Design TCAM_TOP, start of the top module:
module TCAM_TOP (
        input                   CLK
       ,input                   RESET
       ,input                   SEARCH
       ,input                   SETTING
       ,input   [DATA_BITS-1:0] KEY
       ,input   [IDWID-1:0]     SETTING_ID
       ,input   [MASKWID-1:0]   SETTING_MASKID
       ,input   [IDWID-1:0]     SETTING_PRIORITY
       ,output  [IDWID-1:0]     RULEID
       ,output                  SETTING_COMPLETE
       ,output                  SEARCH_COMPLETE
       ,output                  MISMATCH
       ,input                     DDR3_AVL_INIT
       ,input   [SDRAM_DATA-1:0]  DDR3_AVL_READDATA
       ,input                     DDR3_AVL_WAITREQUEST
       ,input                     DDR3_AVL_READDATAVALID
       ,output                    DDR3_AVL_READ
       ,output                    DDR3_AVL_WRITE
       ,output  [SDRAM_ADDR-1:0]  DDR3_AVL_ADDRESS
       ,output  [SDRAM_DATA-1:0]  DDR3_AVL_WRITEDATA
       ,output                    DDR3_AVL_BURSTCOUNT
       ,output                    DDR3_AVL_INITCOMPLETE
	);
    parameter   DATA_BITS = 128;  
    parameter   FRAGMENTS = 8;	 
    parameter   FRAG_BITS = 3;	 
    parameter   IDWID     = 16;   
    parameter   MASKWID   = 18;
    parameter   SDRAM_ADDR = 19;
    parameter   SDRAM_DATA = 256;
    localparam  FRAG_WID  = (DATA_BITS/FRAGMENTS);
    localparam  ADDR_WID  = FRAG_BITS+FRAG_WID;
    localparam  PRIOWID   = IDWID;
    localparam  KWID      = DATA_BITS;
    localparam  SEGWID    = 2+IDWID+MASKWID+KWID+PRIOWID;  
    wire [ DATA_BITS-1:0 ] in_key      = KEY;
    wire [     IDWID-1:0 ] in_id       = SETTING_ID;
    wire [   MASKWID-1:0 ] in_maskid   = SETTING_MASKID;
    wire [   PRIOWID-1:0 ] in_priority = SETTING_PRIORITY;
    wire                 w_read;
    wire                 w_write;
    wire  [ADDR_WID-1:0] w_address;
    wire  [  SEGWID-1:0] w_readdata;
    wire  [  SEGWID-1:0] w_writedata;
    wire                 w_waitrequest;
    wire                 w_readdatavalid;
    TCAM_CONTROLLER
    #( 
        .DATA_BITS            ( DATA_BITS ), 
        .FRAGMENTS            ( FRAGMENTS ), 
        .FRAG_BITS            ( FRAG_BITS ), 
        .IDWID                ( IDWID     ),
  ...
Settings: LEC_CHECK=0, CAP_MARGIN=35, CORE_MARGIN=2, CORE_UTILIZATION=72, CTS_CLUSTER_DIAMETER=204, CTS_CLUSTER_SIZE=14, PLACE_DENSITY_LB_ADDON=0.08, SETUP_SLACK_MARGIN=0.93, SLEW_MARGIN=15; clock period 3.14 ns.
run.sh (not shown) runs the stock make flow with config.mk's settings and CLKGATE_MAP_FILE=.
Then changed:
Settings changed: ABC_AREA set to 1, CTS_CLUSTER_SIZE 14 to 16, SETUP_SLACK_MARGIN 0.93 to 0.86, SLEW_MARGIN 15 to 20.
=>
- maximum frequency shrinks by 4.6%
- final cell count is higher by 19%
- worst hold slack is better by 0.021 ns
- setup slack got worse by 0.11 ns
- clock skew went down by 0.024 ns
- wire length increases by 6.1%
- global-route usage went up by 2.5 points
- cell area shrinks by 3.2%
- core utilization falls by 1.7 points
Then changed:
Settings changed: ABC_AREA 1 to not set, CAP_MARGIN 35 to 20, CORE_UTILIZATION 72 to 67, CTS_CLUSTER_SIZE 16 to not set, PLACE_DENSITY_LB_ADDON 0.08 to not set, SETUP_SLACK_MARGIN 0.86 to not set.
Clock period 3.14 ns to 6.75 ns, I/O delays scaled along.
Result:
- total power fell by 48%
- count of clock-buffer cells in the layout went up by 77
- hold slack improves by 0.11 ns
- sequential power shrinks by 53%
- non-clock buffer count came out lower by 50

========
== run 1 ==
Starting RTL as in the previous note.
export LEC_CHECK = 0
export CAP_MARGIN = 20
export CORE_MARGIN = 2
export CORE_UTILIZATION = 72
export CTS_CLUSTER_DIAMETER = 119
export CTS_CLUSTER_SIZE = 10
export PLACE_DENSITY_LB_ADDON = 0.0
export SETUP_SLACK_MARGIN = 0.89
export SLEW_MARGIN = 40
create_clock -name core_clock -period 3.12 [get_ports {CLK}]
Final checks on run 1, whose flow otherwise completed, came back failing, citing antenna rules.
Edits applied to the flow inputs when going from run 1 to run 2:
Settings: PLACE_DENSITY_LB_ADDON: 0.0 -> unset; SETUP_SLACK_MARGIN: 0.89 -> 0.93; CTS_CLUSTER_DIAMETER: 119 -> unset; SLEW_MARGIN: 40 -> 20; CTS_CLUSTER_SIZE: 10 -> 17.
==> results <==
Summary: with run 1 as the reference, largest net degree at the start of global routing in run 2 moved up by more than 10%. Run 2 against run 1: highest clock frequency the design can meet increased 1.2%; final design area excluding fillers fell 0.50%. Re sequential power share: run 1 and run 2 aren't equal, and the higher value belongs to run 2. From run 1 to run 2, cell depth of the worst setup path did not move at all. Per the final summary, run 2 finished and its layout is clean on timing, DRC and antenna.
Here is what was changed in the inputs of run 3 compared with run 2.
Settings: SETUP_SLACK_MARGIN: 0.93 -> 0.91; CAP_MARGIN: 20 -> 35; PLACE_DENSITY_LB_ADDON: unset -> 0.08; CTS_CLUSTER_DIAMETER: unset -> 55.
Compared run 2 against run 3; clock transition at the registers of the reported paths within noise. Run 3 ended up with a lower clock power than run 2 did. The run showing the greater utilization is run 2. Maximum buffer depth of the clock tree (higher): run 2. Compared run 3 vs run 2, and detailed placer's ending HPWL is up in run 3. On final area: between run 3 and run 2, it ends up lower for run 3. Wire: run 3 routes less than run 2.
Input-level comparison between run 4 and run 3:
Settings: PLACE_DENSITY newly set to 0.42; PLACE_DENSITY_LB_ADDON removed (was 0.08); SETUP_SLACK_MARGIN changed from 0.91 to 0.93; CTS_CLUSTER_DIAMETER changed from 55 to 54; SLEW_MARGIN changed from 20 to 15.
Wire length of the first global-routing pass came out lower on run 4 than on run 3.
Routed wire length, run 3 and run 4: lower on run 4
Number of cell instances on the worst register-to-register path delta for run 4 relative to run 3: 1 higher
Non-clock buffer total of the final layout: higher on run 4
Diff run 3..run 4 | async set-or-reset flop fraction in the synthesized netlist | unchanged
Between run 3 and run 4, via count of the first global-routing pass is higher for run 3, run 4 comes in under that.
Comparing run 3 and run 4, internal power of the cells is lower on run 3.
As far as fmax is concerned, run 3 and run 4 perform about the same.
Diff run 3 -> run 4 | clock power | up slightly
Run 3 -> run 4: final net count flat
Diff run 3 -> run 4 | clock skew | increase of 7.1 ps
No activity file was given, so power comes from the tool's default toggle rates.
